===== flow/design.v =====
module clkdivider( input PCLK, input PRESERN, output wire newclk, output wire rise );
reg[1:0] counter;
always@(posedge PCLK)
begin
    if(!PRESERN)
        counter <= 2'd0;
    else
        counter <= counter + 1;
end
assign newclk = counter[1];
assign rise = (counter == 2'b01);
endmodule
module clkdivider_vgaFlash(input PCLK, input PRESERN, output wire newclk, output wire rise );
reg[19:0] counter;
always@(posedge PCLK)
begin
    if(!PRESERN)
        counter <= 20'd0;
    else
        counter <= counter + 1;
end
assign newclk = counter[19];
assign rise = (counter == 20'h7FFFF);
endmodule
module halfclk( input PCLK, input PRESERN, input en, output wire newclk, output wire rise );
reg counter;
always@(posedge PCLK)
begin
    if(!PRESERN)
        counter <= 1'b0;
    else if(en)
        counter <= counter + 1;
end
assign newclk = counter;
assign rise = en & ~counter;
endmodule
module vgacontrol(  
input PCLK, 				 
input PRESERN, 				 
input PSEL, 				 
input PENABLE, 				 
output wire PREADY, 		 
output wire PSLVERR,		 
input PWRITE,				 
input [31:0] PADDR,			 
input wire [31:0] PWDATA,	 
output reg [31:0] PRDATA,	 
output HS, 
output VS, 
output reg vga_R,
output reg vga_G,
output reg vga_B,
input SW,
input SW2,
input SW3
);
assign PSLVERR = 0;
assign PREADY = 1;
reg [31:0] player1;
reg [31:0] player2;
reg [31:0] whichplayer;
reg [31:0] winner;
wire player1_score;
wire player2_score;
wire p1_p;
wire p2_p;
wire p_u;
wire win_out;
wire pwin_out1;
wire pwin_out2;
wire player1_write = (PSEL & PENABLE & PWRITE & (PADDR[11:0] == 12'h104));
wire player2_write = (PSEL & PENABLE & PWRITE & (PADDR[11:0] == 12'h108));
wire whichplayer_write = (PSEL & PENABLE & PWRITE & (PADDR[11:0] == 12'h114));
wire winner_write = (PSEL & PENABLE & PWRITE & (PADDR[11:0] == 12'h118));
wire SWDebounce;
wire SWDebounce2;
wire SWDebounce3;
wire pwin1_out;
wire pwin2_out;
wire quarterclk, quarter_rise;
wire flashclk, flash_rise, half_flash, half_rise, quarter_flash, quarter_flash_rise;
Button_Debouncer db1(PCLK, PRESERN, SW, SWDebounce);
Button_Debouncer db2(PCLK, PRESERN, SW2, SWDebounce2);
Button_Debouncer db3(PCLK, PRESERN, SW3, SWDebounce3);
always @(posedge PCLK) 		 
begin
    if(!PRESERN)
        PRDATA <= 32'd0;
    else if(PADDR[11:0] == 12'h100)
    begin
        PRDATA[31:1] <= 31'h00000000;				 
        PRDATA[0] <= SWDebounce; 	 
    end
    else if(PADDR[11:0] == 12'h104)
    begin				
        PRDATA <= player1;
    end
    else if(PADDR[11:0] == 12'h108)
    begin				
        PRDATA <= player2;
    end
    else if(PADDR[11:0] == 12'h10C)
    begin
        PRDATA[31:1] <= 31'h00000000;				 
        PRDATA[0] <= SWDebounce2; 
    end
    else if(PADDR[11:0] == 12'h114)
    begin				 
        PRDATA <= whichplayer; 
    end
    else if(PADDR[11:0] == 12'h118)
    begin
        PRDATA[31:1] <= 31'h00000000;				 
        PRDATA[0] <= SWDebounce3; 
    end
end
always @(posedge PCLK) 		 
begin
	if(!PRESERN)
    begin
        player1 <= 32'd0;
        player2 <= 32'd0;
        whichplayer <= 32'd0;
        winner <= 32'd0;
    end
    else if(player1_write)
        player1 <= PWDATA;
	else if(player2_write)
        player2 <= PWDATA;
    else if(whichplayer_write)
        whichplayer <= PWDATA;
    else if(winner_write)
        winner <= PWDATA;
end
wire inDisplayArea;
wire [9:0] CounterX;
wire [8:0] CounterY;
hvsync_generator syncgen(.clk(PCLK), .rst(PRESERN), .en(quarter_rise), .vga_h_sync(HS), .vga_v_sync(VS), 
                            .inDisplayArea(inDisplayArea), .CounterX(CounterX), .CounterY(CounterY));
wire border = (CounterX[9:3]==0) || (CounterX[9:3]==79) || (CounterY[8:3]==0) || (CounterY[8:3]==60) || (CounterX[9:3]==40) || (CounterX[9:3]==39);
scoreDraw sd1(player1, player1_score, 32'd16, 32'd22, CounterX, CounterY, 8'd1);
scoreDraw sd2(player2, player2_score, 32'd56, 32'd22, CounterX, CounterY, 8'd1);
pscoreDraw ps1(CounterX, CounterY, 2, 2, 0, p1_p);
pscoreDraw ps2(CounterX, CounterY, 42, 2, 1, p2_p);
whichDraw wd(CounterX, CounterY, whichplayer, p_u);
pwinDraw pw1(PCLK, CounterX, CounterY, 22, 2, 1, pwin1_out);
pwinDraw pw2(PCLK, CounterX, CounterY, 22, 2, 2, pwin2_out);
winnerDraw wn(PCLK, PRESERN, flash_rise, CounterX, CounterY, 10, 40, win_out);
wire R = (winner>0) ? (win_out | ((winner == 1) ? (pwin1_out  | (~win_out&~pwin1_out&flashclk)) : (~win_out&~pwin2_out&flashclk))) : (border | player1_score | player2_score | p1_p);
wire G = (winner>0) ? (win_out | ((winner == 1) ? (~win_out&~pwin1_out&half_flash) : (~win_out&~pwin2_out&half_flash))) : (border | player1_score | player2_score | p_u);
wire B = (winner>0) ? (win_out | ((winner == 2) ? (pwin2_out  | (~win_out&~pwin2_out&quarter_flash)) : (~win_out&~pwin1_out&quarter_flash))) : (border | player1_score | player2_score | p2_p);
clkdivider cd(PCLK, PRESERN, quarterclk, quarter_rise);
clkdivider_vgaFlash cdf(PCLK, PRESERN, flashclk, flash_rise);
halfclk hc1(PCLK, PRESERN, flash_rise, half_flash, half_rise);
halfclk hc2(PCLK, PRESERN, half_rise, quarter_flash, quarter_flash_rise);
always @(posedge PCLK)
begin
  if(!PRESERN)
  begin
    vga_R <= 1'b0;
    vga_G <= 1'b0;
    vga_B <= 1'b0;
  end
  else if(quarter_rise)
  begin
    vga_R <= R & inDisplayArea;
    vga_G <= G & inDisplayArea;
    vga_B <= B & inDisplayArea;
  end
end
endmodule
module hvsync_generator(clk, rst, en, vga_h_sync, vga_v_sync, inDisplayArea, CounterX, CounterY);
input clk;
input rst;
input en;
output vga_h_sync, vga_v_sync;
output inDisplayArea;
output [9:0] CounterX;
output [8:0] CounterY;
reg [9:0] CounterX;
reg [8:0] CounterY;
wire CounterXmaxed = (CounterX==10'h2FF);
always @(posedge clk)
if(!rst)
	CounterX <= 0;
else if(en)
begin
if(CounterXmaxed)
	CounterX <= 0;
else
	CounterX <= CounterX + 1;
end
always @(posedge clk)
if(!rst)
	CounterY <= 0;
else if(en)
begin
if(CounterXmaxed) CounterY <= CounterY + 1;
end
reg	vga_HS, vga_VS;
always @(posedge clk)
if(!rst)
begin
	vga_HS <= 1'b0;
	vga_VS <= 1'b0;
end
else if(en)
begin
	vga_HS <= (CounterX[9:4]==6'h2D);  
	vga_VS <= (CounterY==500);  
end
reg inDisplayArea;
always @(posedge clk)
if(!rst)
	inDisplayArea <= 1'b0;
else if(en)
begin
if(inDisplayArea==0)
	inDisplayArea <= (CounterXmaxed) && (CounterY<480);
else
	inDisplayArea <= !(CounterX==639);
end
assign vga_h_sync = ~vga_HS;
assign vga_v_sync = ~vga_VS;
endmodule
module Button_Debouncer(
input clk,
input rst,  
input PB_in,  
output reg PB_out  
);
    reg [15:0] PB_cnt;  
    reg [1:0] sync;  
    always @(posedge clk)
        sync[1:0] <= {sync[0],~PB_in};
    wire PB_idle = (PB_out==sync[1]);  
    wire PB_cnt_max = &PB_cnt;  
    always @(posedge clk) 
    begin
        if(!rst)
        begin
            PB_cnt <= 16'd0;
            PB_out <= 1'b0;
        end
        else if(PB_idle)
            PB_cnt<= 16'd0;  
        else 
        begin
            PB_cnt<= PB_cnt + 16'd1;  
            if(PB_cnt_max)
            PB_out<= ~PB_out;  
        end
    end
endmodule
module draw(input [31:0]CounterX, input [31:0]CounterY, input [31:0]leftx, input [31:0]rightx, input [31:0]topy, input [31:0]boty, output box);  
    assign box = (((CounterX[9:3]>=leftx) && (CounterX[9:3]<(rightx))) && ((CounterY[8:3]>=topy) && (CounterY[8:3]<(boty))));
endmodule
module numbershift(input [31:0]number, output reg player_shift, input [31:0]x, input [31:0]y, input [31:0]CounterX, input [31:0]CounterY, input [7:0]scale);
    parameter S = 5; parameter C = 16; parameter O = 0; parameter R = 17; parameter E = 18; parameter P = 19; parameter Wl = 20; parameter Wr = 21; parameter N = 22;
    wire box1,box2,box3,box4,box5,box6,box7;    
    draw d1(CounterX, CounterY, x, x+(4 << scale), y, y+(1<<scale), box1);  
    draw d2(CounterX, CounterY, x, x+(4 << scale), y+(8 << scale), y+(8 << scale) + (1 << scale), box2);  
    draw d3(CounterX, CounterY, x, x+(1<<scale), y, y+(4 << scale) + (1 << scale), box3);  
    draw d4(CounterX, CounterY, x, x+(1<<scale), y+(4 << scale), y+(8 << scale) + (1 << scale), box4);  
    draw d5(CounterX, CounterY, x+(4 << scale) - (1 << scale), x+(4 << scale), y, y+(4 << scale) + (1 << scale), box5);  
    draw d6(CounterX, CounterY, x+(4 << scale) - (1 << scale), x+(4 << scale), y+(4 << scale), y+(8 << scale) + (1 << scale), box6);  
    draw d7(CounterX, CounterY, x, x+(4 << scale), y+(4 << scale), y+(4 << scale) + (1 << scale), box7);  
    always @*
    begin
        if(number == 32'd0)
            player_shift = box1 | box2 | box3 | box4 | box5 | box6;
        else if(number == 32'd1)
            player_shift = box3 | box4;
         else if(number == 32'd2)
            player_shift = box1 | box5 | box7 | box4 | box2;
         else if(number == 32'd3)
            player_shift = box1 | box5 | box7 | box6 | box2;
         else if(number == 32'd4)
            player_shift = box3 | box5 | box6 | box7;
         else if(number == 32'd5)
            player_shift = box1 | box2 | box3 | box6 | box7;        
         else if(number == 32'd6)
            player_shift = box1 | box2 | box3 | box4 | box6 | box7;        
         else if(number == 32'd7)
            player_shift = box1 | box5 | box6;        
         else if(number == 32'd8)
            player_shift = box1 | box2 | box3 | box4 | box5 | box6 | box7;        
         else if(number == 32'd9)
            player_shift = box1 | box3 | box5 | box6 | box7;
         else if(number == 32'd16)
            player_shift = box1 | box2 | box3 | box4;
         else if(number == 32'd17)
            player_shift = box1 | box3 | box4;
         else if(number == 32'd18)
            player_shift = box1 | box2 | box3 | box4 | box7;  
         else if(number == 32'd19)
            player_shift = box1 | box3 | box4 | box5 | box7;
         else if(number == 32'd20)
            player_shift = box2 | box3 | box4 | box6;
         else if(number == 32'd21)
            player_shift = box2 | box5 | box6;         
         else if(number == 32'd22)
            player_shift = box1 | box3 | box4 | box5 | box6;
         else
            player_shift = 0;
    end
endmodule
module scoreDraw(input [31:0]number, output reg player_shift, input [31:0]x, input [31:0]y, input [31:0]CounterX, input [31:0]CounterY, input [7:0]scale);
    wire player_shift1, player_shift2, player_shift3;
    numbershift n1(number, player_shift1, x, y, CounterX, CounterY, scale);
    numbershift n2(32'd1, player_shift2, x-5, y, CounterX, CounterY, scale);
    numbershift n3(number-10, player_shift3, x+5, y, CounterX, CounterY, scale);
    always @*
    begin
        if(number < 10 || number >15)
            player_shift = player_shift1;
        else
            player_shift = player_shift2 | player_shift3;
    end
endmodule
module pscoreDraw(input [31:0]CounterX, input [31:0]CounterY, input [31:0]x, input [31:0]y, input player, output player_shift);
    parameter spacing = 5;
    wire p, one_two, s, c, o, r, e;
    numbershift ns1(19, p, x, y, CounterX, CounterY, 0);  
    numbershift ns2(player+1, one_two, x+5, y, CounterX, CounterY, 0);  
    numbershift ns3(5, s, x+12, y, CounterX, CounterY, 0);  
    numbershift ns4(16, c, x+17, y, CounterX, CounterY, 0);  
    numbershift ns5(0, o, x+22, y, CounterX, CounterY, 0);  
    numbershift ns6(17, r, x+27, y, CounterX, CounterY, 0);  
    numbershift ns7(18, e, x+32, y, CounterX, CounterY, 0);  
    assign player_shift = p | one_two | s | c | o | r | e;
endmodule
module winnerDraw(input clk, input rst, input en, input [31:0]CounterX, input [31:0]CounterY, input [31:0]x, input [31:0]y, output win_out);
    wire w1, w2, i, n1, n2, e, r;
    reg tiny;
    always@(posedge clk)
    begin
        if(!rst)
            tiny <= 1'b0;
        else if(en)
            tiny <= ~tiny;
    end
    numbershift ns1(20, w1, x, y, CounterX, CounterY, 1);  
    numbershift ns2(21, w2, x+7, y, CounterX, CounterY, 1);  
    numbershift ns3(1, i, x+20, y, CounterX, CounterY, 1);  
    numbershift ns4(22, n1, x+26, y, CounterX, CounterY, 1);  
    numbershift ns5(22, n2, x+36, y, CounterX, CounterY, 1);  
    numbershift ns6(18, e, x+46, y, CounterX, CounterY, 1);  
    numbershift ns7(17, r, x+56, y, CounterX, CounterY, 1);  
    assign win_out = (w1 | w2 | i | n1 | n2 | e | r) & tiny;
endmodule
module pwinDraw(input clk, input [31:0]CounterX, input [31:0]CounterY, input [31:0]x, input [31:0]y, input [31:0]winner, output pwin_out);
    parameter spacing = 5;
    wire p, num;
    numbershift ns1(19, p, x, y, CounterX, CounterY, 2);  
    numbershift ns2(winner, num, x+24, y, CounterX, CounterY, 2);  
    assign pwin_out = (p | num);
endmodule
module whichDraw(input [31:0]CounterX, input [31:0]CounterY, input [31:0]player, output underline);
    wire box1, box2;
    draw d1(CounterX, CounterY, 2, 38, 12, 13, box1);
    draw d2(CounterX, CounterY, 43, 78, 12, 13, box2);
    assign underline = (player[0]) ? box2: box1;
endmodule

===== flow/run.sh =====
#!/bin/bash
# the make line also repeats each setting of config.mk as NAME=value (left out here)
make -C /OpenROAD-flow-scripts/flow DESIGN_CONFIG=/design/flow/config.mk WORK_HOME=/design/flow/orfs CLKGATE_MAP_FILE= finish

===== flow/config.mk =====
export PLATFORM = sky130hd
export DESIGN_NAME = vgacontrol
export DESIGN_NICKNAME = vgacontrol
export VERILOG_FILES = /design/flow/design.v
export SDC_FILE = /design/flow/constraint.sdc
export NUM_CORES = 4
export LEC_CHECK = 0
export ABC_AREA = 1
export CAP_MARGIN = 20
export CORE_MARGIN = 2
export CORE_UTILIZATION = 62
export CTS_CLUSTER_SIZE = 98
export PLACE_DENSITY = 0.6
export SLEW_MARGIN = 20

===== flow/constraint.sdc =====
create_clock -name core_clock -period 2.47 [get_ports {PCLK}]
set_input_delay 0.4940 -clock core_clock [delete_from_list [all_inputs] [get_ports {PCLK}]]
set_output_delay 0.4940 -clock core_clock [all_outputs]
set_load 0.01 [all_outputs]

==> reports/qor.yml, run 1 <==
logic_synthesis:
  synthesis.area_mm2: 0.0155
  async_reset_ff_frac: 0
  ys_cells: 2381
  simple_gate_share: 0.324
  ys_seq_frac: 0.345
  avgSynthCellArea_um2: 6.50
  yosys.area.top_type: "dfxtp_1"
  yosys-top-cells-area: "dfxtp_1 (35%), nand2_1 (9.5%), nor2_1 (9.2%)"
  ys_sh_mux: 0
  logic_family: "simple AND/OR/NAND/NOR gates"
  synth-edff-count: 0
  xor_share: 0.0102
  yosysTopAreaCellShare: 0.345
  synth_cell_types: 62
  ys_ff: 267
  synthFlopType: "dfxtp_1"
  ys_sh_adder: 0.00808
  ys_area_mm2: 0.0155
  synth.net_count: 2463
  syn_inst: 2381
  ys_warn_count: 43
  compound_area_frac: 0.206
  synthTopCellsByCount: "nand2_1 (390), nor2_1 (378), inv_1 (324)"
  synth.most_common_cell: "nand2_1"
clock_network:
  cts_num_sinks: 267
  cts_buffer_depth: 3
  root_buffer: "clkbuf_16"
  ctsHoldBuffers: 0
  cts_made_buffers: 28
  cts_max_level: 1
placement:
  place.gp.congestion: 1.06
  hpwlAfterDp_um: 41700
  pre_cts_ws_ns: -0.716
  port_buffers: 88
floorplan:
  rows: 57
  dieHeight_um: 162
  die_x_um: 162
  fp-utilization: 0.635
  core_area_mm2: 0.0244
  dieArea_mm2: 0.0263
  ios: 111
run_status:
  error_line: "[ERROR GRT-0232] Routing congestion too high. Check the congestion heatmap in the GUI."
  status: "stopped before the end"
  lastStage: "5_1_grt"
global_routing:
  grt_usage: 0.954
  overflow: 819
[what timing repair did]
action | in CTS
pin swaps | 35
cloned | 1
gates resized | 65
buffers inserted | 27
setup endpoints to repair | 13
[per-stage QoR]
stage | util | setup TNS [ns] | power [mW] | cell area, um^2 | cells
3_5_place_dp | 0.828 | -41.62 | 4.74 | 20200 | 3181
3_3_place_gp | 0.828 | -27.78 | 4.72 | 20200 | 3181
2_1_floorplan | - | -0.575 | 4.57 | 15600 | 2381
4_1_cts | 0.885 | -1.74 | 8.97 | 21600 | 3258
[per-layer routing]
layer / global-route usage / overflow
met2: 1.07 / 460
met5: 0.729 / 6
met1: 0.913 / 52
met3: 0.860 / 39
met4: 1.02 / 262
==> run 2: changes to the inputs <==
ABC_AREA = 0   (was 1)
CAP_MARGIN = 0   (was 20)
CORE_UTILIZATION = 72   (was 62)
CTS_CLUSTER_DIAMETER = 45   (was default)
CTS_CLUSTER_SIZE = 37   (was 98)
MIN_ROUTING_LAYER = met1   (was default)
PLACE_DENSITY = 0.65   (was 0.6)
SETUP_SLACK_MARGIN = 0.12   (was default)
SLEW_MARGIN = 25   (was 20)
clock period = 3.05 ns   (was 2.47 ns; I/O delays follow)
==> run 2 against run 1 <==
  * The layout now fails its checks (setup timing)
  * Synthesized cell count fell by 22%
  * Synthesized area shrank 6.7%
  * Die size shrank 19%
==> reports/qor.yml, run 2 <==
run_status:
  status: "finished with violations"
  so_faults: "setup timing"
floorplan:
  fp-utilization: 0.737  # +0.102
  die_x_um: 146  # -10%
  ios: 111  # unchanged
  core_area_mm2: 0.0196  # -20%
  rows: 51  # -11%
  dieHeight_um: 146  # -10%
  dieArea_mm2: 0.0212  # -19%
logic_synthesis:
  synth.net_count: 1951  # -21%
  simple_gate_share: 0.292  # -0.0314
  avgSynthCellArea_um2: 7.73  # +19%
  synth_cell_types: 86  # +39%
  ys_warn_count: 43  # unchanged
  synthesis.area_mm2: 0.0144  # -6.7%
  synth.most_common_cell: "nand2_1"
  xor_share: 0.0491  # +0.0389
  synth-edff-count: 0  # unchanged
  compound_area_frac: 0.225  # +0.0189
  yosysTopAreaCellShare: 0.370  # +0.0249
  ys_seq_frac: 0.370  # +0.0249
  yosys-top-cells-area: "dfxtp_1 (37%), nand2_1 (10%), a21boi_0 (7.0%)"
  synthFlopType: "dfxtp_1"
  ys_ff: 267  # unchanged
  synthTopCellsByCount: "nand2_1 (389), dfxtp_1 (267), a21boi_0 (134)"
  logic_family: "simple AND/OR/NAND/NOR gates"
  ys_cells: 1869  # -22%
  yosys.area.top_type: "dfxtp_1"
  syn_inst: 1869  # -22%
  ys_sh_mux: 0.0101  # +0.0101
  async_reset_ff_frac: 0  # unchanged
  ys_sh_adder: 0.00866  # +0.000584
  ys_area_mm2: 0.0144  # -6.7%
clock_network:
  root_buffer: "clkbuf_16"
  path_clk_slew_ns: 0.08
  cts_made_buffers: 27  # -3.6%
  cts_buffer_depth: 3  # unchanged
  ctsHoldBuffers: 0  # unchanged
  insertion_delay_ns: 0.58
  cts_max_level: 1  # unchanged
  cts_tree: "built"
  cts_num_sinks: 267  # unchanged
critical_path:
  path_class: "reg2reg"
  r2r_end: "vga_G"
  cp_cell_sequence: "nor4_2 > nand4_1 > nor3_2 > buf_4 > nand2b_1 > a31oi_1 > or4bb_4 > a2111oi_4 > and4_4 > o22ai_1"
  rr_worst_depth: 10
  cp_slowest_cell: "or4bb_4"
  cp_max_fo: 3
  r2r-start: "winner[4]"
  critPathBufInv: 1
  cpPeakStageDelay_ns: 0.56
  end_kind: "flop"
  worstPathRequired_ns: 3.52
  critical_path.top_delay_family: "simple AND/OR/NAND/NOR gates"
  crit_path_end: "vga_G"
  crit_start: "winner[4]"
  arrival_ns: 3.71
  reg2reg_slack_ns: -0.20
  path_depth: 10
  start_kind: "flop"
power:
  p_sw_mw: 1.92
  swShare: 0.256
  p_total_mw: 7.51
  combinationalPowerShare: 0.033
  p_comb_mw: 0.251
  power_clock_mw: 3.75
  p_seq_frac: 0.468
  p_clk_frac: 0.499
  p_int_mw: 5.59
  p_per_area_mw_per_mm2: 416
  p_leak_nw: 6.31
  ir_drop_uv: 566
  powerSeq_mw: 3.51
  maxPowerGroup: "the clock network"
detailed_routing:
  via_count: 17600
  ant_nets: 0
  wl_met1_um: 18600
  wl_met3_um: 9760
  dr.pass1.iters: 12
  met2_length_um: 25200
  wl_per_cell_um: 26.6
  post-route-drc-count: 0
  vias_per_cell: 7.66
  antenna_cells: 0
  drt-initial-drc-count: 3783
  top_layer_used: "met4"
  routed_wl_um: 61200
min_path:
  hp-start: "db1.sync[0]"
  hold_path.class: "reg2reg"
  min_path_cells: 0
  hold_end: "db1.sync[1]"
job:
  maxCapViolations: 0
  tool_warnings: 51
timing:
  setup_violations: 3
  final.min_clock_period_ns: 3.25
  tns_ns: -0.435
  hold-worst-slack_ns: 0.333
  fin_crit_sh: 1.06
  fmax_ghz: 0.308
  clock_skew_ns: 0.0228
  final_hold_viol_count: 0
  max_slew_margin: 0.520
  fin_ws_ns: -0.196
  drv_slew: 0
  rsz0062_at_grt: "true"
  max_slew.worst_pin.slew_ns: 0.714
global_routing:
  grt_pass1_vias: 15500
  antenna_found_initial: 0
  grt_pass1_wl_um: 82400
  grt_usage: 0.475
  overflow: 0
  grt_start_max_net_pins: 77
placement:
  port_buffers: 88  # unchanged
  place.gp.congestion: 1.12  # +5.9%
  hpwlAfterDp_um: 31900  # -24%
finish:
  nets: 2093
  syn_to_final_growth_pct: 24.9
[run 2: metrics by stage]
| step | setup WS [ns] | instance area (um^2) | cells | utilization |
|---|---|---|---|---|
| floorplan | 0.311 | 14400 | 1869 | - |
| global placement | -0.00949 | 16400 | 2229 | 0.836 |
| detailed placement | -0.103 | 16400 | 2229 | 0.836 |
| CTS | 0.111 | 17400 | 2279 | 0.891 |
| global route | -0.263 | 18000 | 2297 | 0.921 |
| finish | -0.196 | 18000 | 2297 | 0.921 |
[run 2: timing repair]
action	in CTS	in global routing
buffers inserted	0	18
cloned	0	0
endpoints found under the setup margin	4	5
gates resized	19	120
pin swaps	2	28
[run 2: area by class of cell]
type	instances	area, um^2
well taps	265	332
fillers	738	1540
inverters	29	109
flip-flops and latches	267	5370
repair buffers	248	2270
clock buffers	30	717
clock inverters	20	278
multi-input cells	1438	8970
[run 2: per-layer routing]
| layer | global-route usage | up-vias |
|---|---|---|
| met1 | 0.557 | 7764 |
| met2 | 0.764 | 2001 |
| li1 | - | 6968 |
| met4 | 0.304 | 0 |
| met3 | 0.137 | 873 |
| met5 | 0 | - |
==> run 3: changes to the inputs <==
ABC_AREA = 1   (was 0)
CELL_PAD_IN_SITES_DETAIL_PLACEMENT = 1   (was default)
CORE_ASPECT_RATIO = 0.74   (was default)
CORE_UTILIZATION = 69   (was 72)
CTS_CLUSTER_DIAMETER = 96   (was 45)
CTS_CLUSTER_SIZE = default   (was 37)
GPL_ROUTABILITY_DRIVEN = 0   (was default)
GPL_TIMING_DRIVEN = 0   (was default)
HOLD_SLACK_MARGIN = 0.11   (was default)
MAX_ROUTING_LAYER = met4   (was default)
PLACE_DENSITY = default   (was 0.65)
PLACE_DENSITY_LB_ADDON = 0.06   (was default)
SLEW_MARGIN = 30   (was 25)
TNS_END_PERCENT = 70   (was default)
clock period = 2.88 ns   (was 3.05 ns; I/O delays follow)
==> run 3 against run 2 <==
  * Die size grew 12%
  * The run now fails in 3_5_place_dp
  * Synthesized cell count grew 27%
  * Synthesized area grew 7.2%
==> reports/qor.yml, run 3 <==
logic_synthesis:
  syn_inst: 2381  # +27%
  ys_cells: 2381  # +27%
  compound_area_frac: 0.206  # -0.0189
  synth.net_count: 2463  # +26%
  ys_seq_frac: 0.345  # -0.0249
  synth.most_common_cell: "nand2_1"
  synth-edff-count: 0  # unchanged
  yosys-top-cells-area: "dfxtp_1 (35%), nand2_1 (9.5%), nor2_1 (9.2%)"
  synthTopCellsByCount: "nand2_1 (390), nor2_1 (378), inv_1 (324)"
  synthFlopType: "dfxtp_1"
  ys_ff: 267  # unchanged
  async_reset_ff_frac: 0  # unchanged
  xor_share: 0.0102  # -0.0389
  ys_sh_adder: 0.00808  # -0.000584
  yosys.area.top_type: "dfxtp_1"
  ys_area_mm2: 0.0155  # +7.2%
  synthesis.area_mm2: 0.0155  # +7.2%
  yosysTopAreaCellShare: 0.345  # -0.0249
  ys_sh_mux: 0  # -0.0101
  avgSynthCellArea_um2: 6.50  # -16%
  simple_gate_share: 0.324  # +0.0314
  ys_warn_count: 43  # unchanged
  synth_cell_types: 62  # -28%
  logic_family: "simple AND/OR/NAND/NOR gates"
run_status:
  status: "stopped before the end"
  error_line: "[ERROR DPL-0033] detailed placement checks failed during check placement."
  lastStage: "3_5_place_dp"
floorplan:
  dieHeight_um: 133  # -8.8%
  die_x_um: 178  # +22%
  dieArea_mm2: 0.0237  # +12%
  fp-utilization: 0.699  # -0.0387
  ios: 111  # unchanged
  core_area_mm2: 0.0222  # +13%
  rows: 47  # -7.8%
placement:
  port_buffers: 88  # unchanged
==> run 3: metrics by stage <==
stage | TNS [ns] | cell area, um^2 | setup slack (ns) | hold WS [ns]
floorplan | 0 | 15500 | 0.146 | 0.310
global placement | -130.20 | 16700 | -1.20 | 0.312
==> run 4: changes to the inputs <==
ABC_AREA = default   (was 1)
CAP_MARGIN = 20   (was 0)
CELL_PAD_IN_SITES_DETAIL_PLACEMENT = default   (was 1)
CORE_ASPECT_RATIO = default   (was 0.74)
CORE_UTILIZATION = 65   (was 69)
CTS_CLUSTER_DIAMETER = 90   (was 96)
CTS_CLUSTER_SIZE = 23   (was default)
GPL_ROUTABILITY_DRIVEN = default   (was 0)
GPL_TIMING_DRIVEN = default   (was 0)
HOLD_SLACK_MARGIN = default   (was 0.11)
MAX_ROUTING_LAYER = default   (was met4)
MIN_ROUTING_LAYER = default   (was met1)
PLACE_DENSITY = 0.6   (was default)
PLACE_DENSITY_LB_ADDON = default   (was 0.06)
SETUP_SLACK_MARGIN = default   (was 0.12)
SLEW_MARGIN = 20   (was 30)
TNS_END_PERCENT = default   (was 70)
clock period = 2.85 ns   (was 2.88 ns; I/O delays follow)
==> run 4 against run 3 <==
  * The layout now fails its checks (setup timing)
  * Die size decreased by 1.0%
  * Synthesized area down 6.7%
  * Synthesized cell count decreased by 22%
==> reports/qor.yml, run 4 <==
run_status:
  status: "finished with violations"
  so_faults: "setup timing"
timing:
  final_hold_viol_count: 0
  rsz0062_at_grt: "true"
  tns_ns: -0.873
  fmax_ghz: 0.318
  fin_crit_sh: 1.10
  clock_skew_ns: 0.0443
  fin_ws_ns: -0.298
  final.min_clock_period_ns: 3.15
  drv_slew: 0
  max_slew_margin: 0.538
  max_slew.worst_pin.slew_ns: 0.691
  setup_violations: 3
clock_network:
  cts_made_buffers: 15
  cts_num_sinks: 267
  insertion_delay_ns: 0.53
  ctsHoldBuffers: 0
  cts_buffer_depth: 3
  cts_max_level: 1
  cts_tree: "built"
  root_buffer: "clkbuf_16"
  path_clk_slew_ns: 0.09
min_path:
  hp-start: "db1.sync[0]"
  min_path_cells: 0
  hold_end: "db1.sync[1]"
  hold_path.class: "reg2reg"
job:
  maxCapViolations: 0
  tool_warnings: 51
global_routing:
  gr-usage-met2: 0.725
  use_met3: 0.102
  grt_start_max_net_pins: 81
  overflow: 0
  grt_pass1_vias: 16300
  busiest_layer: "met2"
  grt_usage: 0.446
  grt_pass1_wl_um: 85200
  met1_usage: 0.533
  antenna_found_initial: 1
critical_path:
  critPathBufInv: 2
  start_kind: "flop"
  critical_path.top_delay_family: "simple AND/OR/NAND/NOR gates"
  reg2reg_slack_ns: -0.30
  rr_worst_depth: 11
  cp_slowest_cell: "nor2_1"
  cpPeakStageDelay_ns: 0.49
  arrival_ns: 3.59
  r2r_end: "vga_G"
  r2r-start: "player2[31]"
  end_kind: "flop"
  crit_top_cell: "nand4_1"
  path_class: "reg2reg"
  cp_max_fo: 5
  crit_start: "player2[31]"
  crit_path_end: "vga_G"
  cp_cell_sequence: "nor2_1 > nand4_1 > nor4_4 > buf_12 > nand4_1 > buf_4 > a21oi_1 > o21ai_2 > o32a_1 > and4_4 > o22ai_1"
  path_depth: 11
  worstPathRequired_ns: 3.30
logic_synthesis:
  ys_warn_count: 43  # unchanged
  simple_gate_share: 0.292  # -0.0314
  synth-edff-count: 0  # unchanged
  yosys-top-cells-area: "dfxtp_1 (37%), nand2_1 (10%), a21boi_0 (7.0%)"
  async_reset_ff_frac: 0  # unchanged
  synthFlopType: "dfxtp_1"
  compound_area_frac: 0.225  # +0.0189
  synth.net_count: 1951  # -21%
  yosysTopAreaCellShare: 0.370  # +0.0249
  syn_inst: 1869  # -22%
  synthesis.area_mm2: 0.0144  # -6.7%
  yosys.area.top_type: "dfxtp_1"
  synthTopCellsByCount: "nand2_1 (389), dfxtp_1 (267), a21boi_0 (134)"
  logic_family: "simple AND/OR/NAND/NOR gates"
  xor_share: 0.0491  # +0.0389
  ys_seq_frac: 0.370  # +0.0249
  ys_ff: 267  # unchanged
  synth_cell_types: 86  # +39%
  ys_area_mm2: 0.0144  # -6.7%
  avgSynthCellArea_um2: 7.73  # +19%
  synth.most_common_cell: "nand2_1"
  ys_sh_adder: 0.00866  # +0.000584
  ys_cells: 1869  # -22%
  ys_sh_mux: 0.0101  # +0.0101
finish:
  syn_to_final_growth_pct: 28.4
  nets: 2227
  final_util: 0.850
  fillCellCount: 1156
detailed_routing:
  drt-initial-drc-count: 3060
  wl_per_cell_um: 24.2
  vias_per_cell: 7.03
  via_count: 17100
  post-route-drc-count: 0
  dr.pass1.iters: 12
  ant_nets: 0
  routed_wl_um: 58700
power:
  p_seq_frac: 0.596
  p_comb_mw: 0.265
  p_per_area_mw_per_mm2: 340
  ir_drop_uv: 546
  power_clock_mw: 2.28
  swShare: 0.233
  p_int_mw: 4.84
  maxPowerGroup: "registers"
  combinationalPowerShare: 0.042
  p_leak_nw: 6.75
  powerSeq_mw: 3.76
  p_sw_mw: 1.47
  p_clk_frac: 0.362
placement:
  hpwlAfterDp_um: 36400
  port_buffers: 88  # unchanged
  place.gp.congestion: 1.04
floorplan:
  fp-utilization: 0.662  # -0.0367
  dieHeight_um: 153  # +15%
  ios: 111  # unchanged
  dieArea_mm2: 0.0234  # -1.0%
  die_x_um: 153  # -14%
  core_area_mm2: 0.0218  # -1.6%
  rows: 54  # +15%
run 4: repair_timing:
| item | CTS | global route |
|---|---|---|
| setup endpoints to repair | 3 | 4 |
| endpoints found under the hold margin | 0 | 0 |
| buffers inserted | 1 | 6 |
| pin swaps | 14 | 18 |
| gates resized | 69 | 65 |
run 4: per-layer routing:
metal  part of all wire  vias up  wire, um
li1                   -     7202         -
met2               0.43     1524     25400
met4              0.092        0      5420
met1               0.35     7824     20300
met5                  0        -         0
met3               0.13      515      7580
run 4: layout make-up:
type	instances	area, um^2	area share
clock inverter	2	17.5	0.000944
tap	280	350	0.0189
inverter	29	109	0.00587
multi-input combinational	1438	9010	0.486
sequential	267	5360	0.289
timing repair buffer	394	3320	0.179
antenna	1	2.50	0.000135
clock buffer	17	383	0.0206
run 4: stage by stage:
step | setup slack [ns] | power (mW) | cell area [um^2] | instances | hold WS [ns]
final | -0.298 | 6.30 | 18600 | 2428 | 0.334
after global routing | -0.287 | 6.39 | 18500 | 2427 | 0.339
after CTS | -0.00292 | 6.22 | 18200 | 2422 | 0.334
after detailed placement | -0.297 | 4.09 | 17500 | 2403 | 0.315
after global placement | -0.311 | 4.08 | 17500 | 2403 | 0.311
after floorplan | 0.111 | 3.95 | 14400 | 1869 | 0.310
==> run 5: changes to the inputs <==
ABC_AREA = 0   (was default)
CAP_MARGIN = 0   (was 20)
CORE_MARGIN = 6   (was 2)
CORE_UTILIZATION = 64   (was 65)
CTS_CLUSTER_DIAMETER = 128   (was 90)
CTS_CLUSTER_SIZE = default   (was 23)
MIN_ROUTING_LAYER = met1   (was default)
PLACE_DENSITY = default   (was 0.6)
PLACE_DENSITY_LB_ADDON = 0.06   (was default)
SETUP_SLACK_MARGIN = 0.12   (was default)
SLEW_MARGIN = 25   (was 20)
clock period = 2.88 ns   (was 2.85 ns; I/O delays follow)
==> run 5 against run 4 <==
  * Routed wire length down 6.4%
  * Clock power up 57%
  * Register-to-register slack better by 0.14 ns
  * Power up 20%
  * Synthesized area unchanged
  * Still fails the layout checks on setup timing
  * Critical endpoint unchanged
  * Die size up 12%
  * Global-route usage down 4.1 points
  * Largest power group unchanged
  * Sequential share of layout area up 0.063 points
  * Count of clock-buffer cells in the layout up 21
  * Maximum frequency up 3.7%
  * Highest routed layer is now met5
==> reports/qor.yml, run 5 <==
logic_synthesis:
  ys_seq_frac: 0.370  # unchanged
  ys_ff: 267  # unchanged
  ys_sh_adder: 0.00866  # unchanged
  synth.net_count: 1951  # unchanged
  avgSynthCellArea_um2: 7.73  # unchanged
  yosys.area.top_type: "dfxtp_1"
  async_reset_ff_frac: 0  # unchanged
  logic_family: "simple AND/OR/NAND/NOR gates"
  xor_share: 0.0491  # unchanged
  ys_cells: 1869  # unchanged
  ys_sh_mux: 0.0101  # unchanged
  syn_inst: 1869  # unchanged
  yosys-top-cells-area: "dfxtp_1 (37%), nand2_1 (10%), a21boi_0 (7.0%)"
  synth_cell_types: 86  # unchanged
  synthTopCellsByCount: "nand2_1 (389), dfxtp_1 (267), a21boi_0 (134)"
  synthesis.area_mm2: 0.0144  # unchanged
  simple_gate_share: 0.292  # unchanged
  ys_area_mm2: 0.0144  # unchanged
  synthFlopType: "dfxtp_1"
  synth.most_common_cell: "nand2_1"
  compound_area_frac: 0.225  # unchanged
  yosysTopAreaCellShare: 0.370  # unchanged
  ys_warn_count: 43  # unchanged
  synth-edff-count: 0  # unchanged
power:
  swShare: 0.222  # -0.0102
  p_per_area_mw_per_mm2: 409  # +20%
  p_seq_frac: 0.492  # -0.104
  p_clk_frac: 0.474  # +0.112
  power_clock_mw: 3.59  # +57%
  combinationalPowerShare: 0.034  # -0.008
  p_leak_nw: 6.74  # about the same
  p_comb_mw: 0.254  # -4%
  maxPowerGroup: "registers"
  p_total_mw: 7.57  # +20%
  p_sw_mw: 1.68  # +15%
  powerSeq_mw: 3.72  # -1%
  ir_drop_uv: 582  # +6.7%
  p_int_mw: 5.88  # +22%
floorplan:
  die_x_um: 162  # +6.0%
  dieArea_mm2: 0.0263  # +12%
  dieHeight_um: 162  # +6.0%
  ios: 111  # unchanged
  rows: 54  # unchanged
  fp-utilization: 0.658  # -0.00407
  core_area_mm2: 0.0220  # +0.62%
detailed_routing:
  routed_wl_um: 54900  # -6.4%
  drt-initial-drc-count: 2569  # -16%
  ant_nets: 0  # unchanged
  via_count: 16500  # -3.5%
  dr.pass1.iters: 9  # -3
  wl_per_cell_um: 22.7  # -6.2%
  post-route-drc-count: 0  # unchanged
  vias_per_cell: 6.79  # -3.4%
placement:
  post_dp_cell_area_mm2: 0.0173  # -1.2%
  port_buffers: 88  # unchanged
  hpwlAfterDp_um: 35300  # -2.9%
  placed_cells_incl_taps: 2374  # -1.2%
  pre_cts_ws_ns: -0.516  # -0.219 ns
  place.gp.congestion: 1.03  # -0.93%
critical_path:
  worstPathRequired_ns: 3.32  # +0.02 ns
  arrival_ns: 3.48  # -0.11 ns
  end_kind: "flop"
  rr_worst_depth: 11  # unchanged
  path_depth: 11  # unchanged
  crit_top_cell: "buf_4"
  cpPeakStageDelay_ns: 0.47  # -0.02 ns
  cp_slowest_cell: "o41ai_1"
  critPathBufInv: 3  # +1
  r2r-start: "syncgen.CounterY[8]"
  crit_path_end: "vga_G"
  r2r_end: "vga_G"
  start_kind: "flop"
  path_class: "reg2reg"
  crit_start: "syncgen.CounterY[8]"
  cp_max_fo: 6  # +1
  critical_path.top_delay_family: "AND-OR/OR-AND gates"
  reg2reg_slack_ns: -0.16  # +0.14 ns
  cp_cell_sequence: "nor3b_2 > buf_4 > a22o_4 > buf_4 > o41ai_1 > a32oi_1 > a311o_1 > a2111oi_4 > buf_4 > and4_4 > o22ai_2"
timing:
  max_slew_margin: 0.598  # +0.0593
  fmax_ghz: 0.329  # +3.7%
  fin_ws_ns: -0.157  # +0.141 ns
  drv_slew: 0  # unchanged
  final.min_clock_period_ns: 3.04  # -0.111 ns
  fin_crit_sh: 1.05  # -0.0500
  max_slew.worst_pin.slew_ns: 0.595  # -0.0956 ns
  setup_violations: 3  # unchanged
  rsz0062_at_grt: "true"
  hold-worst-slack_ns: 0.334  # +0.0000310 ns
  clock_skew_ns: 0.0108  # -0.0335 ns
  final_hold_viol_count: 0  # unchanged
global_routing:
  grt_usage: 0.405  # -0.0412
  grt_pass1_vias: 16400  # +0.58%
  antenna_found_initial: 2  # +1
  grt_start_max_net_pins: 77  # -4.9%
  grt_pass1_wl_um: 87600  # +2.8%
  overflow: 0  # unchanged
min_path:
  min_path_cells: 0  # unchanged
  hold_end: "db1.sync[1]"
  hp-start: "db1.sync[0]"
  hold_path.class: "reg2reg"
finish:
  fillCellCount: 1262  # +9.2%
  nets: 2209  # -0.81%
  stdcell_area_mm2: 0.0185  # -0.31%
  syn_to_final_growth_pct: 28.0
  finalNonFillerCells: 2424  # -0.16%
job:
  maxCapViolations: 0  # unchanged
  tool_warnings: 49  # -3.9%
clock_network:
  cts_buffer_depth: 3  # unchanged
  cts_num_sinks: 267  # unchanged
  cts_max_level: 1  # unchanged
  cts_tree: "built"
  insertion_delay_ns: 0.56  # +0.03 ns
  path_clk_slew_ns: 0.06  # -0.03 ns
  cts_made_buffers: 27  # +12
  root_buffer: "clkbuf_16"
run_status:
  status: "finished with violations"
  so_faults: "setup timing"
run 5: per-layer routing:
metal	share of wire	wire (um)	global-route usage	vias up
li1	-	-	-	7180
met1	0.37	20100	0.510	7620
met2	0.46	25200	0.659	1284
met3	0.11	5900	0.0677	376
met4	0.069	3800	0.222	2
met5	0.00018	10	0	-
run 5: timing repair:
action | CTS | global route
pin swaps | 7 | 11
gates resized | 25 | 39
gates cloned | 0 | 0
endpoints found under the setup margin | 3 | 4
setup buffers | 3 | 1
hold buffers | 0 | 0
run 5: area by class of cell:
class                   count  area (um^2)  area share
clock inverters             7          110     0.00595
repair buffers            364         3060       0.166
flip-flops and latches    267         5360       0.290
diodes                      1         2.50    0.000135
inverters                  29          109     0.00589
multi-input cells        1438         8720       0.472
clock buffers              38          777      0.0420
well taps                 280          350      0.0189
run 5: metrics by stage:
stage / util / TNS [ns]
2_1_floorplan: - / 0
3_3_place_gp: 0.789 / -1.56
3_5_place_dp: 0.789 / -2.18
4_1_cts: 0.835 / -0.261
5_1_grt: 0.842 / -0.530
6_report: 0.842 / -0.361
==> run 6: changes to the inputs <==
ABC_AREA = 1   (was 0)
CAP_MARGIN = 20   (was 0)
CORE_MARGIN = 2   (was 6)
CORE_UTILIZATION = 72   (was 64)
CTS_CLUSTER_DIAMETER = 392   (was 128)
CTS_CLUSTER_SIZE = 98   (was default)
MIN_ROUTING_LAYER = default   (was met1)
PLACE_DENSITY = 0.39   (was default)
PLACE_DENSITY_LB_ADDON = default   (was 0.06)
SETUP_SLACK_MARGIN = -0.18   (was 0.12)
SLEW_MARGIN = 20   (was 25)
TNS_END_PERCENT = 5   (was default)
clock period = 2.51 ns   (was 2.88 ns; I/O delays follow)
==> run 6 against run 5 <==
  * The flow now stops in 5_1_grt
  * Die size shrank 14%
  * Synthesized area rose by 7.2%
  * Synthesized cell count rose by 27%
==> reports/qor.yml, run 6 <==
clock_network:
  ctsHoldBuffers: 0  # unchanged
  cts_made_buffers: 6  # -78%
  cts_buffer_depth: 3  # unchanged
  root_buffer: "clkbuf_16"
  cts_num_sinks: 267  # unchanged
  cts_max_level: 1  # unchanged
logic_synthesis:
  ys_sh_mux: 0  # -0.0101
  yosys.area.top_type: "dfxtp_1"
  compound_area_frac: 0.206  # -0.0189
  simple_gate_share: 0.324  # +0.0314
  synthTopCellsByCount: "nand2_1 (390), nor2_1 (378), inv_1 (324)"
  yosysTopAreaCellShare: 0.345  # -0.0249
  ys_ff: 267  # unchanged
  ys_warn_count: 43  # unchanged
  synth.net_count: 2463  # +26%
  logic_family: "simple AND/OR/NAND/NOR gates"
  synth.most_common_cell: "nand2_1"
  synthFlopType: "dfxtp_1"
  ys_area_mm2: 0.0155  # +7.2%
  synthesis.area_mm2: 0.0155  # +7.2%
  yosys-top-cells-area: "dfxtp_1 (35%), nand2_1 (9.5%), nor2_1 (9.2%)"
  xor_share: 0.0102  # -0.0389
  synth_cell_types: 62  # -28%
  ys_seq_frac: 0.345  # -0.0249
  avgSynthCellArea_um2: 6.50  # -16%
  syn_inst: 2381  # +27%
  synth-edff-count: 0  # unchanged
  async_reset_ff_frac: 0  # unchanged
  ys_cells: 2381  # +27%
  ys_sh_adder: 0.00808  # -0.000584
placement:
  port_buffers: 88  # unchanged
  hpwlAfterDp_um: 45000  # +27%
  post_dp_cell_area_mm2: 0.0197  # +14%
  place.gp.congestion: 1.17  # +13%
  pre_cts_ws_ns: -0.767  # -0.251 ns
floorplan:
  die_x_um: 151  # -7.1%
  dieHeight_um: 151  # -7.1%
  core_area_mm2: 0.0211  # -4.0%
  dieArea_mm2: 0.0227  # -14%
  fp-utilization: 0.734  # +0.0766
  ios: 111  # unchanged
  rows: 53  # -1.9%
global_routing:
  overflow: 214
  grt_usage: 0.857
run_status:
  error_line: "[ERROR GRT-0116] Global routing finished with congestion. Check the congestion regions in the DRC Viewer."
  lastStage: "5_1_grt"
  status: "stopped before the end"
[run 6: through the flow]
step | total power, mW | instances
4_1_cts | 6.38 | 3090
2_1_floorplan | 4.50 | 2381
3_3_place_gp | 4.65 | 3074
3_5_place_dp | 4.68 | 3074
[run 6: timing repair]
item,in CTS
buffers inserted,7
gates resized,53
gates cloned,1
pin swaps,29
setup endpoints to repair,9
[run 6: layer usage]
layer / GRT overflow / track usage
met1: 8 / 0.834
met5: 2 / 0.468
met2: 107 / 0.988
met4: 89 / 0.893
met3: 8 / 0.748
==> run 7: changes to the inputs <==
ABC_AREA = default   (was 1)
CAP_MARGIN = 0   (was 20)
CTS_CLUSTER_DIAMETER = 94   (was 392)
CTS_CLUSTER_SIZE = 23   (was 98)
PLACE_DENSITY = default   (was 0.39)
PLACE_DENSITY_LB_ADDON = 0.27   (was default)
SETUP_SLACK_MARGIN = 0.34   (was -0.18)
SLEW_MARGIN = 40   (was 20)
clock period = 3.21 ns   (was 2.51 ns; I/O delays follow)
==> run 7 against run 6 <==
  * Now fails the layout checks on setup timing
  * Synthesized area down 6.7%
  * Die size down 6.6%
  * Synthesized cell count down 22%
==> reports/qor.yml, run 7 <==
run_status:
  status: "finished with violations"
  so_faults: "setup timing"
finish:
  nets: 2085
  finalNonFillerCells: 2271
  syn_to_final_growth_pct: 20.0
  fillCellCount: 939
critical_path:
  cpPeakStageDelay_ns: 0.61
  r2r-start: "player2[21]"
  r2r_end: "vga_G"
  reg2reg_slack_ns: -0.08
  crit_start: "player2[21]"
  rr_worst_depth: 11
  path_depth: 11
  end_kind: "flop"
  cp_cell_sequence: "nor4_2 > nand2_1 > nor4_2 > buf_4 > nand4_1 > buf_4 > a21oi_1 > o21ai_1 > o32a_1 > and4_4 > o22ai_1"
  crit_path_end: "vga_G"
  critPathBufInv: 2
  worstPathRequired_ns: 3.65
  critical_path.top_delay_family: "simple AND/OR/NAND/NOR gates"
  cp_max_fo: 6
  path_class: "reg2reg"
  arrival_ns: 3.73
  start_kind: "flop"
  cp_slowest_cell: "nor4_2"
logic_synthesis:
  avgSynthCellArea_um2: 7.73  # +19%
  syn_inst: 1869  # -22%
  synth.net_count: 1951  # -21%
  ys_seq_frac: 0.370  # +0.0249
  ys_sh_adder: 0.00866  # +0.000584
  ys_ff: 267  # unchanged
  yosys-top-cells-area: "dfxtp_1 (37%), nand2_1 (10%), a21boi_0 (7.0%)"
  synth-edff-count: 0  # unchanged
  ys_cells: 1869  # -22%
  simple_gate_share: 0.292  # -0.0314
  synthesis.area_mm2: 0.0144  # -6.7%
  synthTopCellsByCount: "nand2_1 (389), dfxtp_1 (267), a21boi_0 (134)"
  compound_area_frac: 0.225  # +0.0189
  async_reset_ff_frac: 0  # unchanged
  yosys.area.top_type: "dfxtp_1"
  ys_sh_mux: 0.0101  # +0.0101
  synth.most_common_cell: "nand2_1"
  synth_cell_types: 86  # +39%
  ys_warn_count: 43  # unchanged
  xor_share: 0.0491  # +0.0389
  yosysTopAreaCellShare: 0.370  # +0.0249
  ys_area_mm2: 0.0144  # -6.7%
  logic_family: "simple AND/OR/NAND/NOR gates"
  synthFlopType: "dfxtp_1"
timing:
  fin_crit_sh: 1.03
  clock_skew_ns: 0.0127
  drv_slew: 0
  fin_ws_ns: -0.0847
  final.min_clock_period_ns: 3.29
  final_hold_viol_count: 0
  rsz0062_at_grt: "true"
  setup_violations: 3
  fmax_ghz: 0.304
  max_slew.worst_pin.slew_ns: 0.722
  max_slew_margin: 0.519
power:
  p_comb_mw: 0.227
  p_clk_frac: 0.377
  maxPowerGroup: "registers"
  swShare: 0.237
  p_sw_mw: 1.36
  p_leak_nw: 5.98
  ir_drop_uv: 587
  powerSeq_mw: 3.34
  p_total_mw: 5.72
  p_per_area_mw_per_mm2: 330
  power_clock_mw: 2.16
  p_int_mw: 4.37
  combinationalPowerShare: 0.040
  p_seq_frac: 0.584
floorplan:
  dieHeight_um: 146  # -3.3%
  rows: 51  # -3.8%
  ios: 111  # unchanged
  fp-utilization: 0.737  # +0.00288
  die_x_um: 146  # -3.3%
  core_area_mm2: 0.0196  # -7.1%
  dieArea_mm2: 0.0212  # -6.6%
placement:
  hpwlAfterDp_um: 33900  # -25%
  place.gp.congestion: 1.08  # -7.4%
  port_buffers: 88  # unchanged
  pre_cts_ws_ns: 0.0308  # +0.798 ns
  placed_cells_incl_taps: 2246  # -27%
detailed_routing:
  ant_nets: 0
  post-route-drc-count: 0
  vias_per_cell: 7.34
  dr.pass1.iters: 11
  routed_wl_um: 55300
  drt-initial-drc-count: 3003
  wl_per_cell_um: 24.3
  via_count: 16700
global_routing:
  grt_start_max_net_pins: 75
  antenna_found_initial: 1
  grt_usage: 0.473
  grt_pass1_wl_um: 81800
  grt_pass1_vias: 15700
  overflow: 0
clock_network:
  path_clk_slew_ns: 0.10
  cts_made_buffers: 16  # +10
  cts_num_sinks: 267  # unchanged
  cts_buffer_depth: 3  # unchanged
  insertion_delay_ns: 0.52
  root_buffer: "clkbuf_16"
  ctsHoldBuffers: 0  # unchanged
  cts_max_level: 1  # unchanged
  cts_tree: "built"
job:
  tool_warnings: 49
  maxCapViolations: 0
min_path:
  min_path_cells: 0
  hp-start: "db3.sync[0]"
  hold_path.class: "reg2reg"
  hold_end: "db3.sync[1]"
[run 7: cell type report]
cell class	count	area, um^2	area share
Antenna cell	1	2.50	0.000144
Multi-Input combinational cell	1438	8900	0.514
Sequential cell	267	5360	0.309
Clock buffer	16	400	0.0231
Clock inverter	4	52.6	0.00303
Inverter	29	109	0.00628
Timing Repair Buffer	251	2170	0.125
Tap cell	265	332	0.0191
[run 7: timing repair]
item | CTS | global route
pin swaps | 15 | 15
endpoints found under the setup margin | 4 | 6
setup buffers | 2 | 2
resized | 53 | 42
[run 7: routing by layer]
| layer | track usage | vias to the layer above | wire length, um |
|---|---|---|---|
| met5 | 0 | - | 0 |
| met4 | 0.313 | 0 | 5590 |
| met3 | 0.101 | 582 | 7180 |
| met2 | 0.768 | 1669 | 24100 |
| met1 | 0.567 | 7496 | 18400 |
| li1 | - | 6923 | - |
[run 7: metrics by stage]
step	hold slack, ns	instance area, um^2	util	TNS, ns
after floorplan	0.310	14400	-	0
after global placement	0.310	16400	0.838	0
after detailed placement	0.321	16400	0.838	0
after CTS	0.341	17100	0.872	0
after global routing	0.353	17300	0.884	-0.384
final	0.351	17300	0.885	-0.236
==> run 8: changes to the inputs <==
CAP_MARGIN = 20   (was 0)
CORE_UTILIZATION = 70   (was 72)
CTS_CLUSTER_DIAMETER = 52   (was 94)
CTS_CLUSTER_SIZE = 41   (was 23)
SETUP_SLACK_MARGIN = 0.49   (was 0.34)
SLEW_MARGIN = 20   (was 40)
TNS_END_PERCENT = default   (was 5)
clock period = 3.44 ns   (was 3.21 ns; I/O delays follow)
==> run 8 against run 7 <==
  * Now clean on timing, DRC and antenna
  * Count of clock-buffer cells in the layout rose by 7
  * Synthesized area did not move
  * Critical path depth is the same
  * Critical endpoint is now vga_R
  * Largest power group unchanged
  * Highest routed layer unchanged
==> reports/qor.yml, run 8 <==
run_status:
  status: "complete, no violations"
clock_network:
  cts_num_sinks: 267  # unchanged
  root_buffer: "clkbuf_16"
  cts_max_level: 1  # unchanged
  path_clk_slew_ns: 0.09  # about the same
  cts_buffer_depth: 3  # unchanged
  cts_tree: "built"
  insertion_delay_ns: 0.58  # +0.06 ns
  ctsHoldBuffers: 0  # unchanged
  cts_made_buffers: 23  # +7
detailed_routing:
  ant_nets: 0  # unchanged
  drt-initial-drc-count: 2807  # -6.5%
  dr.pass1.iters: 14  # +3
  post-route-drc-count: 0  # unchanged
  via_count: 16200  # -2.6%
  antenna_cells: 0  # -1
  routed_wl_um: 52800  # -4.5%
  wl_per_cell_um: 23.4  # -4.1%
  vias_per_cell: 7.19  # -2.1%
logic_synthesis:
  yosysTopAreaCellShare: 0.370  # unchanged
  syn_inst: 1869  # unchanged
  ys_cells: 1869  # unchanged
  synth.net_count: 1951  # unchanged
  synth.most_common_cell: "nand2_1"
  ys_seq_frac: 0.370  # unchanged
  logic_family: "simple AND/OR/NAND/NOR gates"
  avgSynthCellArea_um2: 7.73  # unchanged
  ys_warn_count: 43  # unchanged
  async_reset_ff_frac: 0  # unchanged
  synthTopCellsByCount: "nand2_1 (389), dfxtp_1 (267), a21boi_0 (134)"
  synthFlopType: "dfxtp_1"
  yosys-top-cells-area: "dfxtp_1 (37%), nand2_1 (10%), a21boi_0 (7.0%)"
  ys_sh_mux: 0.0101  # unchanged
  compound_area_frac: 0.225  # unchanged
  ys_area_mm2: 0.0144  # unchanged
  ys_sh_adder: 0.00866  # unchanged
  yosys.area.top_type: "dfxtp_1"
  synthesis.area_mm2: 0.0144  # unchanged
  ys_ff: 267  # unchanged
  xor_share: 0.0491  # unchanged
  synth-edff-count: 0  # unchanged
  simple_gate_share: 0.292  # unchanged
  synth_cell_types: 86  # unchanged
critical_path:
  path_class: "reg2reg"
  reg2reg_slack_ns: 0.37  # +0.45 ns
  crit_top_cell: "buf_4"
  arrival_ns: 3.57  # -0.16 ns
  start_kind: "flop"
  cpPeakStageDelay_ns: 0.48  # -0.13 ns
  r2r_end: "vga_R"
  cp_cell_sequence: "buf_4 > nor4bb_2 > nand2_1 > nor3_1 > nor2_1 > a311oi_1 > nor3_2 > o22ai_1 > a2111oi_2 > buf_4 > a21oi_1"
  r2r-start: "syncgen.CounterX[6]"
  path_depth: 11  # unchanged
  rr_worst_depth: 11  # unchanged
  cp_slowest_cell: "nor4bb_2"
  critical_path.top_delay_family: "simple AND/OR/NAND/NOR gates"
  critPathBufInv: 2  # unchanged
  crit_start: "syncgen.CounterX[6]"
  end_kind: "flop"
  crit_path_end: "vga_R"
  cp_max_fo: 19  # +13
  worstPathRequired_ns: 3.94  # +0.29 ns
min_path:
  hold_end: "db2.sync[1]"
  hp-start: "db2.sync[0]"
  hold_path.class: "reg2reg"
  min_path_cells: 0  # unchanged
timing:
  fin_ws_ns: 0.370  # +0.454 ns
  final.min_clock_period_ns: 3.07  # -0.224 ns
  max_slew_margin: 0.374  # -0.145
  fmax_ghz: 0.326  # +7.3%
  fin_crit_sh: 0.893  # -0.134
  rsz0062_at_grt: "true"
  drv_slew: 0  # unchanged
  tns_ns: 0  # +0.236 ns
  max_slew.worst_pin.slew_ns: 0.926  # +0.204 ns
  final_hold_viol_count: 0  # unchanged
  setup_violations: 0  # -3
  clock_skew_ns: 0.0225  # +0.00978 ns
power:
  combinationalPowerShare: 0.033  # -0.007
  p_seq_frac: 0.493  # -0.091
  powerSeq_mw: 3.11  # -6.9%
  ir_drop_uv: 433  # -26%
  p_leak_nw: 5.99  # +0.11%
  p_clk_frac: 0.474  # +0.097
  power_clock_mw: 2.99  # +38%
  maxPowerGroup: "registers"
  p_per_area_mw_per_mm2: 363  # +9.8%
  p_int_mw: 4.60  # +5.5%
  swShare: 0.271  # +0.0338
  p_comb_mw: 0.210  # -7%
  p_sw_mw: 1.71  # +26%
global_routing:
  antenna_found_initial: 1  # unchanged
  gr-usage-met2: 0.711  # -0.0564
  use_met3: 0.105  # +0.00400
  grt_start_max_net_pins: 62  # -17%
  busiest_layer: "met2"
  overflow: 0  # unchanged
  grt_usage: 0.448  # -0.0252
  met1_usage: 0.579  # +0.0120
  grt_pass1_vias: 15200  # -3.2%
  grt_pass1_wl_um: 79700  # -2.6%
placement:
  hpwlAfterDp_um: 32000  # -5.6%
  place.gp.congestion: 1.02  # -5.4%
  placed_cells_incl_taps: 2210  # -1.6%
  port_buffers: 88  # unchanged
  pre_cts_ws_ns: 0.162  # +0.132 ns
  post_dp_cell_area_mm2: 0.0161  # -2.2%
finish:
  finalNonFillerCells: 2260  # -0.48%
  stdcell_area_mm2: 0.0174  # +0.56%
  nets: 2055  # -1.4%
  syn_to_final_growth_pct: 20.6
  final_util: 0.861  # -0.0234
job:
  maxCapViolations: 0  # unchanged
  tool_warnings: 50  # +2.0%
floorplan:
  ios: 111  # unchanged
  dieHeight_um: 148  # +1.4%
  rows: 52  # +2.0%
  die_x_um: 148  # +1.4%
  dieArea_mm2: 0.0218  # +2.8%
  fp-utilization: 0.714  # -0.0235
  core_area_mm2: 0.0202  # +3.3%
[run 8: per-layer routing]
metal  wire length (um)  vias up
met3               7120      388
met1              18800     7478
met2              23500     1477
met4               3340        0
li1                   -     6896
met5                  0        -
[run 8: final cells by class]
type                    count  area [um^2]
clock buffers              23          576
inverters                  29          109
flip-flops and latches    267         5370
fillers                  1065         2810
clock inverters            19          338
multi-input cells        1438         8830
repair buffers            214         1860
well taps                 270          338
[run 8: repair_timing]
item | in CTS | in global routing
setup buffers | 3 | 5
pin swaps | 6 | 11
resized | 46 | 50
endpoints found under the setup margin | 3 | 6
[run 8: per-stage QoR]
| stage | power (mW) | hold slack [ns] |
|---|---|---|
| 6_report | 6.32 | 0.334 |
| 3_5_place_dp | 3.38 | 0.312 |
| 3_3_place_gp | 3.38 | 0.312 |
| 5_1_grt | 6.43 | 0.339 |
| 4_1_cts | 6.28 | 0.332 |
| 2_1_floorplan | 3.27 | 0.310 |
==> run 9: changes to the inputs <==
ABC_AREA = 0   (was default)
CAP_MARGIN = 0   (was 20)
CORE_UTILIZATION = 68   (was 70)
CTS_CLUSTER_DIAMETER = 45   (was 52)
CTS_CLUSTER_SIZE = 40   (was 41)
MIN_ROUTING_LAYER = met1   (was default)
PLACE_DENSITY = 0.65   (was default)
PLACE_DENSITY_LB_ADDON = default   (was 0.27)
SETUP_SLACK_MARGIN = 0.12   (was 0.49)
SLEW_MARGIN = 25   (was 20)
clock period = 3.06 ns   (was 3.44 ns; I/O delays follow)
==> run 9 against run 8 <==
  * Now fails the layout checks on setup timing
  * Worst setup slack worse by 0.64 ns
  * First-iteration DRC count up 34%
  * Combinational power grew 19%
  * Via count increased by 8.2%
  * Register-to-register slack got worse by 0.64 ns
  * Power up 18%
  * Highest routed layer is now met5
==> reports/qor.yml, run 9 <==
logic_synthesis:
  compound_area_frac: 0.225  # unchanged
  ys_sh_adder: 0.00866  # unchanged
  synth.most_common_cell: "nand2_1"
  synth.net_count: 1951  # unchanged
  syn_inst: 1869  # unchanged
  async_reset_ff_frac: 0  # unchanged
  synthFlopType: "dfxtp_1"
  synthTopCellsByCount: "nand2_1 (389), dfxtp_1 (267), a21boi_0 (134)"
  ys_ff: 267  # unchanged
  ys_warn_count: 43  # unchanged
  synth_cell_types: 86  # unchanged
  yosysTopAreaCellShare: 0.370  # unchanged
  yosys.area.top_type: "dfxtp_1"
  synth-edff-count: 0  # unchanged
  logic_family: "simple AND/OR/NAND/NOR gates"
  ys_seq_frac: 0.370  # unchanged
  ys_cells: 1869  # unchanged
  avgSynthCellArea_um2: 7.73  # unchanged
  ys_area_mm2: 0.0144  # unchanged
  synthesis.area_mm2: 0.0144  # unchanged
  xor_share: 0.0491  # unchanged
  ys_sh_mux: 0.0101  # unchanged
  yosys-top-cells-area: "dfxtp_1 (37%), nand2_1 (10%), a21boi_0 (7.0%)"
  simple_gate_share: 0.292  # unchanged
global_routing:
  grt_pass1_wl_um: 91500  # +15%
  antenna_found_initial: 5  # +4
  overflow: 0  # unchanged
  grt_usage: 0.520  # +0.0723
  grt_start_max_net_pins: 72  # +16%
  grt_pass1_vias: 16900  # +11%
min_path:
  hp-start: "db2.sync[0]"
  hold_end: "db2.sync[1]"
  min_path_cells: 0  # unchanged
  hold_path.class: "reg2reg"
clock_network:
  cts_max_level: 1  # unchanged
  cts_tree: "built"
  cts_buffer_depth: 3  # unchanged
  insertion_delay_ns: 0.62  # +0.04 ns
  ctsHoldBuffers: 0  # unchanged
  cts_made_buffers: 27  # +17%
  path_clk_slew_ns: 0.08  # about the same
  root_buffer: "clkbuf_16"
  cts_num_sinks: 267  # unchanged
critical_path:
  r2r_end: "vga_R"
  cp_max_fo: 3  # -16
  cp_cell_sequence: "nor4_2 > nand4_1 > nor3_2 > buf_4 > nor3b_2 > buf_4 > nand3_4 > nor4_4 > o2111ai_2 > a2111oi_4 > buf_4 > a21oi_2"
  path_class: "reg2reg"
  start_kind: "flop"
  reg2reg_slack_ns: -0.27  # -0.64 ns
  cp_slowest_cell: "nand4_1"
  path_depth: 12  # +1
  critical_path.top_delay_family: "simple AND/OR/NAND/NOR gates"
  crit_top_cell: "buf_4"
  r2r-start: "winner[4]"
  crit_path_end: "vga_R"
  worstPathRequired_ns: 3.50  # -0.44 ns
  crit_start: "winner[4]"
  rr_worst_depth: 12  # +1
  end_kind: "flop"
  arrival_ns: 3.77  # +0.20 ns
  cpPeakStageDelay_ns: 0.50  # +0.02 ns
  critPathBufInv: 3  # +1
floorplan:
  die_x_um: 150  # +1.4%
  dieHeight_um: 150  # +1.4%
  dieArea_mm2: 0.0224  # +2.9%
  ios: 111  # unchanged
  fp-utilization: 0.689  # -0.0246
  core_area_mm2: 0.0210  # +3.6%
  rows: 53  # +1.9%
detailed_routing:
  dr.pass1.iters: 22  # +8
  routed_wl_um: 63300  # +20%
  drt-initial-drc-count: 3754  # +34%
  vias_per_cell: 7.47  # +3.9%
  wl_per_cell_um: 26.9  # +15%
  post-route-drc-count: 0  # unchanged
  via_count: 17600  # +8.2%
  ant_nets: 0  # unchanged
power:
  p_comb_mw: 0.250  # +19%
  p_seq_frac: 0.468  # -0.025
  maxPowerGroup: "the clock network"
  p_leak_nw: 6.48  # +8.2%
  p_sw_mw: 1.92  # +12%
  p_int_mw: 5.56  # +21%
  power_clock_mw: 3.72  # +24%
  ir_drop_uv: 575  # +33%
  powerSeq_mw: 3.50  # +13%
  swShare: 0.257  # -0.0142
  p_per_area_mw_per_mm2: 409  # +13%
  p_total_mw: 7.48  # +18%
  combinationalPowerShare: 0.033  # about the same
  p_clk_frac: 0.498  # +0.024
timing:
  rsz0062_at_grt: "true"
  fin_ws_ns: -0.272  # -0.642 ns
  final_hold_viol_count: 0  # unchanged
  max_slew.worst_pin.slew_ns: 0.876  # -0.0494 ns
  final.min_clock_period_ns: 3.33  # +0.262 ns
  max_slew_margin: 0.411  # +0.0364
  clock_skew_ns: 0.0695  # +0.0471 ns
  setup_violations: 3  # +3
  drv_slew: 0  # unchanged
  fmax_ghz: 0.300  # -7.9%
  fin_crit_sh: 1.09  # +0.196
finish:
  finalNonFillerCells: 2352  # +4.1%
  nets: 2137  # +4.0%
  syn_to_final_growth_pct: 26.7
  fillCellCount: 1043  # -2.1%
placement:
  place.gp.congestion: 1.08  # +5.6%
  hpwlAfterDp_um: 34900  # +9.0%
  port_buffers: 88  # unchanged
  placed_cells_incl_taps: 2295  # +3.8%
run_status:
  status: "finished with violations"
  so_faults: "setup timing"
job:
  tool_warnings: 51  # +2.0%
  maxCapViolations: 0  # unchanged
## run 9: what timing repair did
item	in CTS	in global routing
gates resized	40	78
setup endpoints to repair	3	5
pin swaps	4	19
buffers inserted	0	6
## run 9: cell type report
| cell class | instances | area [um^2] | area share |
|---|---|---|---|
| timing repair buffer | 292 | 2550 | 0.140 |
| inverter | 29 | 109 | 0.00595 |
| tap | 275 | 344 | 0.0188 |
| antenna | 1 | 2.50 | 0.000137 |
| clock inverter | 19 | 259 | 0.0142 |
| multi-input combinational | 1438 | 8940 | 0.489 |
| sequential | 267 | 5370 | 0.293 |
| clock buffer | 31 | 721 | 0.0394 |
## run 9: layer usage
| layer | vias up | wire length (um) | GRT usage |
|---|---|---|---|
| li1 | 7051 | - | - |
| met1 | 7778 | 20300 | 0.606 |
| met2 | 1960 | 26400 | 0.800 |
| met3 | 770 | 9520 | 0.159 |
| met4 | 6 | 7070 | 0.398 |
| met5 | - | 38 | 0 |
## run 9: per-stage QoR
| stage | utilization | cell area, um^2 | setup TNS (ns) | setup WS, ns | hold WS (ns) |
|---|---|---|---|---|---|
| global placement | 0.800 | 16800 | -0.144 | -0.123 | 0.312 |
| floorplan | - | 14400 | 0 | 0.321 | 0.310 |
| finish | 0.873 | 18300 | -0.744 | -0.272 | 0.341 |
| global route | 0.873 | 18300 | -0.595 | -0.214 | 0.340 |
| detailed placement | 0.800 | 16800 | -0.436 | -0.262 | 0.317 |
| CTS | 0.853 | 17900 | 0 | 0.121 | 0.338 |
No activity file was given, so power comes from the tool's default toggle rates.
